==> run a: inputs <==
==> flow/design.v <==
`timescale 10ns/1ns
module servo( input clk, input rst, output reg PWM, input [1:0]boton_cambiar_grados );
integer contador;
integer frecuencia;
integer auxContador;
reg C;
always@(posedge clk) begin
if (rst) begin
	PWM<=0;
	contador<=0;
end else begin
PWM<=~boton_cambiar_grados;
	auxContador=auxContador+1;
	if(boton_cambiar_grados==1)
		begin
				contador<= contador +1;                      
				if (contador< 75_000) 
				begin
					PWM <= 1;
				end
				else
				if (contador < 1_900_000)  
				begin
				PWM <= 0;
				end
	end			
	else if(boton_cambiar_grados==2)
		begin
				contador<= contador +1;                      
				if (contador<150_000)  
				begin
					PWM <= 1;
				end
				else
				if (contador < 1_850_000)  
				begin
				PWM <= 0;
				end
	end	
	else if(boton_cambiar_grados==3)
		begin
				contador<= contador +1;                      
				if (contador<240_000)	 
				begin
					PWM <= 1;
				end
				else
				if (contador < 1_800_000)  
				begin
				PWM <= 0;
				end
	end
	if(contador >=2_100_000)  
	begin
		contador <= 0;
	end			
end
end
 endmodule 
module ultrasonido1(input ultra, input clk, input rst, input echo, output reg done, output reg trigger, output reg [15:0] distance);
	parameter divH = 1000; 
	parameter divL = 2000;
	integer countF;
	integer countEcho;
	always @(posedge clk) begin 
		if (rst | ultra) 
		begin 
			countF <= 0;
			trigger <= 0;
		end 
		else 
		begin
			countF <= countF +1;  
			if (countF < divH+1)
				trigger <= 1;
			else
			if (countF < divL+1)
				trigger <= 0;
			else 
				countF <= 0;
		end
	end
	always @(posedge clk) begin
		if (rst) begin
			countEcho <= 0;
			done <= 0;
			distance <= 0;
		end
		else if (echo == 1) begin
			countEcho <= countEcho +1;
			done <= 0;
		end
		else
		begin
			if (echo == 0 & countEcho != 0)	
				distance <= (~countEcho*340)/2000000;
				countEcho <=0;
				done <= 1; 	
		end
	end
endmodule
`timescale 10ns/1ns
 module radar(  input clk, input rst, input echo, input [1:0] boton_cambiar_grados, output done, output trigger,
 output [15:0] distance, output PWM, input ultra);
 servo   servo( .clk (clk), .rst(rst), .PWM(PWM), .boton_cambiar_grados(boton_cambiar_grados));
 ultrasonido1 ultrasonido2( .ultra(ultra), .clk(clk), .rst(rst),  .echo(echo), .done(done), .trigger(trigger),.distance(distance));
 endmodule
==> flow/run.sh <==
#!/bin/bash
# the make line also repeats each setting of config.mk as NAME=value (left out here)
make -C /OpenROAD-flow-scripts/flow DESIGN_CONFIG=/design/flow/config.mk WORK_HOME=/design/flow/orfs CLKGATE_MAP_FILE= finish
==> flow/config.mk <==
export PLATFORM = sky130hd
export DESIGN_NAME = radar
export DESIGN_NICKNAME = radar
export VERILOG_FILES = /design/flow/design.v
export SDC_FILE = /design/flow/constraint.sdc
export NUM_CORES = 4
export LEC_CHECK = 0
export ABC_AREA = 1
export CAP_MARGIN = 20
export CELL_PAD_IN_SITES_GLOBAL_PLACEMENT = 0
export CORE_ASPECT_RATIO = 1.78
export CORE_MARGIN = 2
export CORE_UTILIZATION = 72
export CTS_CLUSTER_DIAMETER = 393
export CTS_CLUSTER_SIZE = 100
export GPL_ROUTABILITY_DRIVEN = 0
export PLACE_DENSITY_LB_ADDON = 0.01
export SETUP_SLACK_MARGIN = 5.0
export SLEW_MARGIN = 20
export TNS_END_PERCENT = 80
==> flow/constraint.sdc <==
create_clock -name core_clock -period 20.2 [get_ports {clk}]
set_input_delay 4.0400 -clock core_clock [delete_from_list [all_inputs] [get_ports {clk}]]
set_output_delay 4.0400 -clock core_clock [all_outputs]
set_load 0.01 [all_outputs]
==> run b: changes against run a <==
CELL_PAD_IN_SITES_GLOBAL_PLACEMENT = default   (was 0)
CORE_ASPECT_RATIO = default   (was 1.78)
CTS_CLUSTER_DIAMETER = default   (was 393)
CTS_CLUSTER_SIZE = 15   (was 100)
GPL_ROUTABILITY_DRIVEN = default   (was 0)
PLACE_DENSITY_LB_ADDON = 0.06   (was 0.01)
SETUP_SLACK_MARGIN = default   (was 5.0)
TNS_END_PERCENT = default   (was 80)
==> flow/constraint.sdc (replaced) <==
create_clock -name core_clock -period 12.0 [get_ports {clk}]
set_input_delay 2.4000 -clock core_clock [delete_from_list [all_inputs] [get_ports {clk}]]
set_output_delay 2.4000 -clock core_clock [all_outputs]
set_load 0.01 [all_outputs]
==> run c: changes against run a <==
ABC_AREA = default   (was 1)
CELL_PAD_IN_SITES_GLOBAL_PLACEMENT = 1   (was 0)
CORE_UTILIZATION = 32   (was 72)
CTS_CLUSTER_SIZE = default   (was 100)
SETUP_SLACK_MARGIN = default   (was 5.0)
TNS_END_PERCENT = 25   (was 80)
==> flow/constraint.sdc (replaced) <==
create_clock -name core_clock -period 39.6 [get_ports {clk}]
set_input_delay 7.9200 -clock core_clock [delete_from_list [all_inputs] [get_ports {clk}]]
set_output_delay 7.9200 -clock core_clock [all_outputs]
set_load 0.01 [all_outputs]
==> notes <==
- Run b aborted during detailed placement (3_5_place_dp). Run c passed the timing, design-rule and antenna checks. Run a did not get past global routing (5_1_grt).
- Of run c and run b, run b has the higher synthesized area (gap 8.7%, measured against run b).
- Of run b and run c, run c has the higher die area (gap 51%, measured against run c).
- Against run c, the synthesized cell count of run b is higher by 37%.
==> figures <==
Run status: run b did not finish; run c no timing/DRC/antenna violations; run a did not finish
Stage where the flow stopped: run b detailed placement (3_5_place_dp); run c -; run a global routing (5_1_grt)
Unique cell type count in the Yosys netlist: run b 68; run c 143; run a 68
Area leader, netlist: run b nand2_1; run c dfxtp_1; run a nand2_1
Number of cells produced by synthesis: run b 3731; run c 2725; run a 3731
Synth top cell by count: run b nand2_1; run c nor2_1; run a nand2_1
Initial standard-cell utilization of the core: run b 72.86%; run c 32.23%; run a 73.34%
Row Count: run b 64; run c 123; run a 85
CTS Hold Buffers Added: run b -; run c 0; run a 0
Per-instance average area after synthesis: run b 5.958 um2; run c 7.446 um2; run a 5.958 um2
Post-synthesis adder-cell area fraction: run b 10.39%; run c 11.43%; run a 10.39%
Count of instances resized after the clock tree is built: run b -; run c 0; run a 340
Area share of the largest cell type after synthesis: run b 16.80%; run c 11.35%; run a 16.80%
Area share of and-or/or-and cells after synthesis: run b 6.354%; run c 30.27%; run a 6.354%
AND/OR/NAND/NOR Cells, Area Fraction: run b 54.58%; run c 27.53%; run a 54.58%
Die width: run b 179.7 um; run c 192.7 um; run a 135.7 um
Synthesized area: run b 22230 um2; run c 20290 um2; run a 22230 um2
Worst setup slack after placement: run b -; run c 16.23 ns; run a 0.3547 ns
Total number of clock tree sinks: run b -; run c 115; run a 115
Post-CTS Setup Bufs: run b -; run c 0; run a 136
CTS Root Cell: run b -; run c clkbuf_16; run a clkbuf_16
